==> job 7398 <==
==> flow/design.v <==
module ALU(in1,
				in2, 
				op, 
				result);
	output reg [31:0] result;
	input [31:0] in1, in2;
	input [3:0] op;  
	always @(*) begin
		case(op)
			4'b0001 : begin  
				result = in1 & in2;
			end
			4'b0010 : begin  
				result = in1 | in2;
			end
			4'b0011 : begin  
				result = in1 ^ in2;
			end
			4'b0100 : begin  
				result = in1 + in2;
			end
			4'b0101 : begin 
				result = in1 - in2;
			end
			4'b0110 : begin  
				result = in1 >> in2[4:0];
			end
			4'b0111 : begin  
				result = in1 << in2[4:0];
			end
			4'b1000 : begin  
				result = $signed(in1) >>> in2[4:0];
			end
			4'b1001 : begin  
				result = in1 <<< in2[4:0];
			end
			4'b1010 : begin  
				result = in1 + in2;
			end
			4'b1011 : begin  
				result = {31'b0, $signed(in1) < $signed(in2)};
			end
			4'b1100 : begin  
				result = {31'b0, in1 < in2};
			end
			default : begin 
				result = 32'b0;
			end
		endcase
	end
endmodule
module BCompare(input [31:0] op1, input [31:0] op2, input BrUn, output reg BEQ, output reg BLT);
	always@(*)begin
		BEQ = 1'b0;
		BLT = 1'b0;
		if(~BrUn)begin 
			if(op1 == op2) begin
				BEQ = 1'b1;
			end
			if($signed(op1) < $signed(op2)) begin
				BLT = 1'b1;
			end
		end
		else begin
			if({1'b0, op1} == {1'b0, op2}) begin
				BEQ = 1'b1;
			end
			if({1'b0,op1} < {1'b0, op2}) begin
				BLT = 1'b1;
			end
		end
	end
endmodule
module ControlUnit(IWord, PCSelect, RegWEn, ImmSel, BrUn, BEQ, BLT, BSel, ASel, ALUOP, WBSel, MemRW);
input [31:0] IWord;
input BEQ, BLT;
output reg PCSelect, RegWEn, ImmSel, BSel, ASel, WBSel, MemRW, BrUn;
output reg [3:0] ALUOP;
always@(*) begin
	PCSelect = 1'b0;
	RegWEn = 1'b0;
	ImmSel = 1'b0;
	BSel = 1'b0;
	ASel = 1'b0;
	MemRW = 1'b0;
	WBSel = 1'b1;
	BrUn = 1'b0;
	ALUOP = 4'h4;
	case(IWord[6:0])
		7'b0110011: begin  
			PCSelect = 1'b0;
			RegWEn = 1'b1;
			ImmSel = 1'b0;
			BSel = 1'b0;
			ASel = 1'b0;
			MemRW = 1'b0;
			WBSel = 1'b1;
			BrUn = 1'b0;
			case(IWord[14:12])
				3'h0 : begin
					case(IWord[30])
						 1'b0 : begin  
							ALUOP = 4'h4;
						 end
						 1'b1 : begin  
							ALUOP = 4'h5;
						end
					endcase
				end
				3'h1 : begin  
					ALUOP = 4'h7;
				end
				3'h2 : begin  
					ALUOP = 4'hb;
				end
				3'h3 : begin  
					ALUOP = 4'hc;
				end
				3'h4 : begin  
					ALUOP = 4'h3;
				end
				3'h5 : begin 
					case(IWord[30]) 
						1'b1: begin  
							ALUOP = 4'h8;
						end
						1'b0:begin  
							ALUOP = 4'h6;
						end
					endcase
				end
				3'h6 : begin  
					ALUOP = 4'h2;
				end
				3'h7 : begin  
					ALUOP = 4'h1;
				end
			endcase
		end
		7'b0010011 : begin  
			PCSelect = 1'b0;
			RegWEn = 1'b1;
			ImmSel = 1'b1;
			BSel = 1'b1;
			ASel = 1'b0;
			MemRW = 1'b0;
			WBSel = 1'b1;
			BrUn = 1'b0;
			case(IWord[14:12])
					3'h0 : begin  
							ALUOP = 4'h4;
					end
					3'h1 : begin  
						ALUOP = 4'h7;
					end
					3'h2 : begin  
						ALUOP = 4'hb;
					end
					3'h3 : begin  
						ALUOP = 4'hc;
					end
					3'h4 : begin  
						ALUOP = 4'h3;
					end
					3'h5 : begin 
						case(IWord[30])
							1'b0 : begin
								ALUOP = 4'h6;
							end
							1'b1 : begin
								ALUOP = 4'h8;
							end
						endcase
					end
					3'h6 : begin  
						ALUOP = 4'h2;
					end
					3'h7 : begin  
						ALUOP = 4'h1;
					end
			endcase
		end
		7'b0000011 : begin  
			PCSelect = 1'b0;
			RegWEn = 1'b1;
			ImmSel = 1'b1;
			BSel = 1'b1;
			ASel = 1'b0;
			ALUOP = 4'h4;
			MemRW = 1'b0;
			WBSel = 1'b0;
			BrUn = 1'b0;
		end
		7'b0100011 : begin  
			PCSelect = 1'b0;
			RegWEn = 1'b0;
			ImmSel = 1'b1;
			BSel = 1'b1;
			ASel = 1'b0;
			ALUOP = 4'h4;
			MemRW = 1'b1;
			WBSel = 1'b1;
		end
		7'b1100011 : begin  
			RegWEn = 1'b0;
			ImmSel = 1'b1;
			case(IWord[14:12]) 
				3'h0 : begin
					BrUn = 1'b0;
					PCSelect = BEQ;
				end
				3'h1 : begin
					BrUn = 1'b0;
					PCSelect = ~BEQ;
				end
				3'h4 : begin
					BrUn = 1'b0;
					PCSelect = BLT;
				end
				3'h5 : begin
					BrUn = 1'b0;
					PCSelect = BEQ | ~BLT;
				end
				3'h6 : begin
					BrUn = 1'b1;
					PCSelect = BLT;
				end
				3'h7 : begin
					BrUn = 1'b1;
					PCSelect = BEQ | ~BLT;
				end
				default:
				;
			endcase
			BSel = 1'b1;
			ASel = 1'b1;
			ALUOP = 4'h4;
			MemRW = 1'b0;
			WBSel = 1'b1;
		end
		default:
		;
	endcase
end
endmodule
module ImmExtend(input [12:0] imm, output reg [31:0] extend);
	always @(*) begin
		extend = {{19{imm[12]}}, imm};
	end
endmodule
module PC(input PCSel, input [31:0] branchVal, input clk, input reset, output reg [31:0] PCVal);
	always @(posedge clk) begin
		if(reset) begin
			PCVal <= 32'b0;
		end
		else if(PCSel) begin
			PCVal <= branchVal;
		end
		else begin
			PCVal <= PCVal + 3'b100;
		end
	end
endmodule
module RegFile(rs1, rs2, rd, din, out1, out2, clk, reset, enable, rw);
reg [31:0] steve [31:0];
integer i;
input [4:0] rd, rs1, rs2;
input clk, reset, enable, rw;
input [31:0] din;
output reg [31:0] out1, out2;
	always @(posedge clk) begin
		if (enable) begin
			if(reset) begin
				for( i = 0; i <= 31; i = i + 1 ) begin 
					steve[i] <= 32'b0;	
				end
			end
			else if(rw && rd != 5'd0) begin
				steve[rd] <= din; 
			end
		end
	end
	always @(*) begin
		out1 = 32'b0;
		out2 = 32'b0;
		if(enable) begin
			out1 = (rs1 == 5'd0) ? 32'b0 : steve[rs1];
			out2 = (rs2 == 5'd0) ? 32'b0 : steve[rs2];
		end
	end
endmodule
module Datapath(input clk,
					input reset,
					output [31:0] imem_addr,
					input [31:0] imem_rdata,
					output [31:0] dmem_addr,
					output [31:0] dmem_wdata,
					output dmem_we,
					input [31:0] dmem_rdata,
					output wb_valid,
					output [4:0] wb_rd,
					output [31:0] wb_data);
reg [31:0] WB;
wire PCSelect, RegWEn, ImmSel, BrUn, BEQ, BLT, BSel, ASel, WBSel, MemRW;
wire [3:0] ALUOP;
wire [31:0] longImm, IWord, data1Val, data2Val, result, PCVal, DmemOut;
reg [31:0] alu1, alu2;
reg [12:0] imm;
reg [4:0] rs1, rs2, rd;
assign IWord = imem_rdata;
assign imem_addr = PCVal;
RegFile regs(IWord[19:15], IWord[24:20], IWord[11:7], WB, data1Val, data2Val, clk, reset, 1'b1 , RegWEn);
BCompare compare(data1Val, data2Val, BrUn, BEQ, BLT);
ControlUnit cu(IWord, PCSelect, RegWEn, ImmSel, BrUn, BEQ, BLT, BSel, ASel, ALUOP, WBSel, MemRW);
PC pc(PCSelect, WB, clk, reset, PCVal);
ImmExtend longBoi(imm, longImm);
ALU alu(alu1, alu2, ALUOP, result);
assign dmem_addr = result;
assign dmem_wdata = data2Val;
assign dmem_we = MemRW & ~reset;
assign DmemOut = dmem_rdata;
assign wb_valid = RegWEn & (rd != 5'd0) & ~reset;
assign wb_rd = rd;
assign wb_data = WB;
	always@(*) begin
		if(ASel) begin
			alu1 = PCVal;
		end
		else begin
			alu1 = data1Val;
		end
		if(BSel) begin
			alu2 = longImm;
		end
		else begin
			alu2 = data2Val;
		end
		if(WBSel) begin
			WB = result;
		end
		else begin
			WB = DmemOut;
		end
		if(IWord[6:0] == 7'b1100011)begin  
			imm = {IWord[31], IWord[7], IWord[30:25], IWord[11:8], 1'b0};
		end
		else if(IWord[6:0] == 7'b0100011)begin  
			imm = {IWord[31], IWord[31:25], IWord[11:7]};
		end
		else begin
			imm = {IWord[31], IWord[31:20]};
		end
		rs1 = IWord[19:15];
		rs2 = IWord[24:20];
		rd = IWord[11:7];
	end
endmodule
==> flow/run.sh <==
#!/bin/bash
# the make line also repeats each setting of config.mk as NAME=value (left out here)
make -C /OpenROAD-flow-scripts/flow DESIGN_CONFIG=/design/flow/config.mk WORK_HOME=/design/flow/orfs CLKGATE_MAP_FILE= finish
==> flow/config.mk <==
export PLATFORM = sky130hd
export DESIGN_NAME = Datapath
export DESIGN_NICKNAME = Datapath
export VERILOG_FILES = /design/flow/design.v
export SDC_FILE = /design/flow/constraint.sdc
export NUM_CORES = 4
export LEC_CHECK = 0
export CAP_MARGIN = 20
export CELL_PAD_IN_SITES_DETAIL_PLACEMENT = 2
export CELL_PAD_IN_SITES_GLOBAL_PLACEMENT = 2
export CORE_ASPECT_RATIO = 1.04
export CORE_MARGIN = 6
export CORE_UTILIZATION = 63
export CTS_CLUSTER_SIZE = 93
export MAX_ROUTING_LAYER = met4
export MIN_ROUTING_LAYER = met2
export PLACE_DENSITY_LB_ADDON = 0.09
export SETUP_SLACK_MARGIN = 1.16
export SLEW_MARGIN = 0
export TNS_END_PERCENT = 20
==> flow/constraint.sdc <==
create_clock -name core_clock -period 12.1 [get_ports {clk}]
set_input_delay 2.4200 -clock core_clock [delete_from_list [all_inputs] [get_ports {clk}]]
set_output_delay 2.4200 -clock core_clock [all_outputs]
set_load 0.01 [all_outputs]
==> job 2539 (differences from job 7398) <==
==> flow/config.mk (replaced) <==
export PLATFORM = sky130hd
export DESIGN_NAME = Datapath
export DESIGN_NICKNAME = Datapath
export VERILOG_FILES = /design/flow/design.v
export SDC_FILE = /design/flow/constraint.sdc
export NUM_CORES = 4
export LEC_CHECK = 0
export CAP_MARGIN = 40
export CELL_PAD_IN_SITES_GLOBAL_PLACEMENT = 3
export CORE_ASPECT_RATIO = 0.88
export CORE_MARGIN = 2
export CORE_UTILIZATION = 40
export GPL_TIMING_DRIVEN = 0
export MIN_ROUTING_LAYER = met1
export PLACE_DENSITY_LB_ADDON = 0.14
export SETUP_SLACK_MARGIN = 2.43
export SLEW_MARGIN = 20
==> flow/constraint.sdc (replaced) <==
create_clock -name core_clock -period 13.0 [get_ports {clk}]
set_input_delay 2.6000 -clock core_clock [delete_from_list [all_inputs] [get_ports {clk}]]
set_output_delay 2.6000 -clock core_clock [all_outputs]
set_load 0.01 [all_outputs]
==> job 8121 (differences from job 7398) <==
==> flow/config.mk (replaced) <==
export PLATFORM = sky130hd
export DESIGN_NAME = Datapath
export DESIGN_NICKNAME = Datapath
export VERILOG_FILES = /design/flow/design.v
export SDC_FILE = /design/flow/constraint.sdc
export NUM_CORES = 4
export LEC_CHECK = 0
export CAP_MARGIN = 20
export CORE_MARGIN = 2
export CORE_UTILIZATION = 66
export PLACE_DENSITY = 0.6
export SLEW_MARGIN = 20
==> flow/constraint.sdc (replaced) <==
create_clock -name core_clock -period 7.24 [get_ports {clk}]
set_input_delay 1.4480 -clock core_clock [delete_from_list [all_inputs] [get_ports {clk}]]
set_output_delay 1.4480 -clock core_clock [all_outputs]
set_load 0.01 [all_outputs]
==> results <==
Job 2539 went through all stages and came out clean. Job 8121 ended with an error in global routing on GRT-0116. Job 7398 stopped in global placement without I/O (FLW-0024). In synthesized cell count, job 7398 and job 2539 do not differ. Die size: job 8121 < job 7398 < job 2539. In synthesized area, job 2539 and job 7398 do not differ.

==> wip/raven: inputs <==
RTL: the design.v shown in full above, as it stands there.
make LEC_CHECK=0 ABC_AREA=1 CAP_MARGIN=20 CELL_PAD_IN_SITES_DETAIL_PLACEMENT=2 CELL_PAD_IN_SITES_GLOBAL_PLACEMENT=2 CORE_ASPECT_RATIO=1.04 CORE_MARGIN=6 CORE_UTILIZATION=63 CTS_CLUSTER_SIZE=92 MAX_ROUTING_LAYER=met4 MIN_ROUTING_LAYER=met2 PLACE_DENSITY_LB_ADDON=0.09 SETUP_SLACK_MARGIN=1.16 SLEW_MARGIN=0 TNS_END_PERCENT=20 finish   # period 12.1 ns
run.sh (not shown) runs the stock make flow with config.mk's settings and CLKGATE_MAP_FILE=.
==> wip/maple (differences from wip/raven) <==
Settings changed: ABC_AREA 1 to not set, CELL_PAD_IN_SITES_DETAIL_PLACEMENT 2 to not set, CELL_PAD_IN_SITES_GLOBAL_PLACEMENT 2 to not set, CORE_ASPECT_RATIO 1.04 to not set, CORE_MARGIN 6 to 2, CORE_UTILIZATION 63 to 65, CTS_CLUSTER_SIZE 92 to not set, MAX_ROUTING_LAYER met4 to not set, MIN_ROUTING_LAYER met2 to not set, PLACE_DENSITY set to 0.6, PLACE_DENSITY_LB_ADDON 0.09 to not set, SETUP_SLACK_MARGIN 1.16 to not set, SLEW_MARGIN 0 to 20, TNS_END_PERCENT 20 to not set.
==> flow/constraint.sdc (replaced) <==
create_clock -name core_clock -period 13.8 [get_ports {clk}]
set_input_delay 2.7600 -clock core_clock [delete_from_list [all_inputs] [get_ports {clk}]]
set_output_delay 2.7600 -clock core_clock [all_outputs]
set_load 0.01 [all_outputs]
==> comparison table <==
|  | wip/raven | wip/maple |
|---|---|---|
| Result of the run | did not finish | did not finish |
| Last stage reached | global placement without I/O | global routing |
| Area fraction in and, or, nand and nor cells | 33.42% | 12.93% |
| Core Box Area | 0.1082 mm2 | 0.1031 mm2 |
| Adder Area Share | 2.423% | 2.476% |
| Mux contribution to synthesized area | 0% | 18.84% |
| Total Die Area | 0.1173 mm2 | 0.1061 mm2 |
| Horizontal die dimension | 336.0 um | 325.8 um |
| Die y size | 349.0 um | 325.8 um |
| Synthesized area divided by synthesized cell count | 7.599 um2 | 11.08 um2 |
| Dominant cell by count in the synthesized netlist | sky130_fd_sc_hd__nand2_1 | sky130_fd_sc_hd__edfxtp_1 |
| Synth Area in Compound Gates | 10.08% | 13.41% |
| Count of instantiated cells in the yosys netlist | 9051 | 6076 |
| Sequential-to-total area share from yosys stat | 45.64% | 46.64% |
| Area fraction in xor and xnor cells | 0.4711% | 0.4814% |
| Syn Inst Count | 9051 | 6076 |
| Initial core utilization | 63.58% | 65.31% |
| Number of core rows | 123 | 118 |
| Yosys stat chip area | 0.06878 mm2 | 0.06731 mm2 |
| Number of unique standard cell types used by synthesis | 64 | 110 |
| Top-area cell type share of the netlist area | 44.71% | 45.68% |
| Cell area after synthesis | 0.06878 mm2 | 0.06731 mm2 |

==> inputs of job 4536 <==
// Datapath: RTL as listed in full above, without the edits since
==> flow/config.mk <==
export PLATFORM = sky130hd
export DESIGN_NAME = Datapath
export DESIGN_NICKNAME = Datapath
export VERILOG_FILES = /design/flow/design.v
export SDC_FILE = /design/flow/constraint.sdc
export NUM_CORES = 4
export LEC_CHECK = 0
export CAP_MARGIN = 20
export CORE_MARGIN = 2
export CORE_UTILIZATION = 40
export PLACE_DENSITY = 0.6
export SLEW_MARGIN = 20
==> flow/constraint.sdc <==
create_clock -name core_clock -period 14.0 [get_ports {clk}]
set_input_delay 2.8000 -clock core_clock [delete_from_list [all_inputs] [get_ports {clk}]]
set_output_delay 2.8000 -clock core_clock [all_outputs]
set_load 0.01 [all_outputs]
==> job 378 (differences from job 4536) <==
--- a/flow/config.mk
+++ b/flow/config.mk
@@ -7,6 +7,15 @@
 export LEC_CHECK = 0
-export CAP_MARGIN = 20
-export CORE_MARGIN = 2
-export CORE_UTILIZATION = 40
-export PLACE_DENSITY = 0.6
+export ABC_AREA = 1
+export CAP_MARGIN = 25
+export CORE_ASPECT_RATIO = 0.96
+export CORE_MARGIN = 10
+export CORE_UTILIZATION = 39
+export CTS_CLUSTER_DIAMETER = 316
+export GPL_ROUTABILITY_DRIVEN = 0
+export GPL_TIMING_DRIVEN = 1
+export HOLD_SLACK_MARGIN = 0.07
+export MAX_ROUTING_LAYER = met4
+export PLACE_DENSITY_LB_ADDON = 0.18
+export SETUP_SLACK_MARGIN = 5.0
 export SLEW_MARGIN = 20
+export TNS_END_PERCENT = 95
==> flow/constraint.sdc (replaced) <==
create_clock -name core_clock -period 24.8 [get_ports {clk}]
set_input_delay 4.9600 -clock core_clock [delete_from_list [all_inputs] [get_ports {clk}]]
set_output_delay 4.9600 -clock core_clock [all_outputs]
set_load 0.01 [all_outputs]
==> job 965 (differences from job 4536) <==
--- a/flow/config.mk
+++ b/flow/config.mk
@@ -9,4 +9,6 @@
 export CORE_MARGIN = 2
-export CORE_UTILIZATION = 40
+export CORE_UTILIZATION = 60
+export CTS_CLUSTER_SIZE = 57
 export PLACE_DENSITY = 0.6
 export SLEW_MARGIN = 20
+export TNS_END_PERCENT = 35
==> flow/constraint.sdc (replaced) <==
create_clock -name core_clock -period 7.65 [get_ports {clk}]
set_input_delay 1.5300 -clock core_clock [delete_from_list [all_inputs] [get_ports {clk}]]
set_output_delay 1.5300 -clock core_clock [all_outputs]
set_load 0.01 [all_outputs]
==> results.sh <==
# source this file to load flow results
export IMPL_seq_share_pct=41.73
export IMPL_finalClockSkew_ns=0.05937
export IMPL_powerDensity_nw_per_um2=74.32
export IMPL_status="no timing/DRC/antenna violations"
export IMPL_area_leaders="edfxtp_1 (45%), nand2_1 (12%), nand3_1 (9.7%)"
export IMPL_critPathRequiredTime_ns=19.84
export IMPL_yosys_area_um2=68780
export IMPL_tightest_slew_ns=1.163
[end of results for job 378]
==> results.sh <==
# implementation run metrics
export IMPL_status="stopped before the end"
export IMPL_lastStage="5_1_grt"
export IMPL_synth_distinct_cells=110
export IMPL_cts_root_buf="clkbuf_16"
export IMPL_yosys_area_um2=67310
export IMPL_yosys_area_share_xor_xnor_pct=0.4814
export IMPL_area_leaders="edfxtp_1 (46%), mux4_2 (9.9%), mux2i_1 (7.3%)"
[end of results for job 965]
==> results.sh <==
# source this file to load flow results
export IMPL_status="no timing/DRC/antenna violations"
export IMPL_powerDensity_nw_per_um2=135.7
export IMPL_finalClockSkew_ns=0.04647
export IMPL_area_leaders="edfxtp_1 (46%), mux4_2 (9.9%), mux2i_1 (7.3%)"
export IMPL_critPathRequiredTime_ns=11.20
[end of results for job 4536]
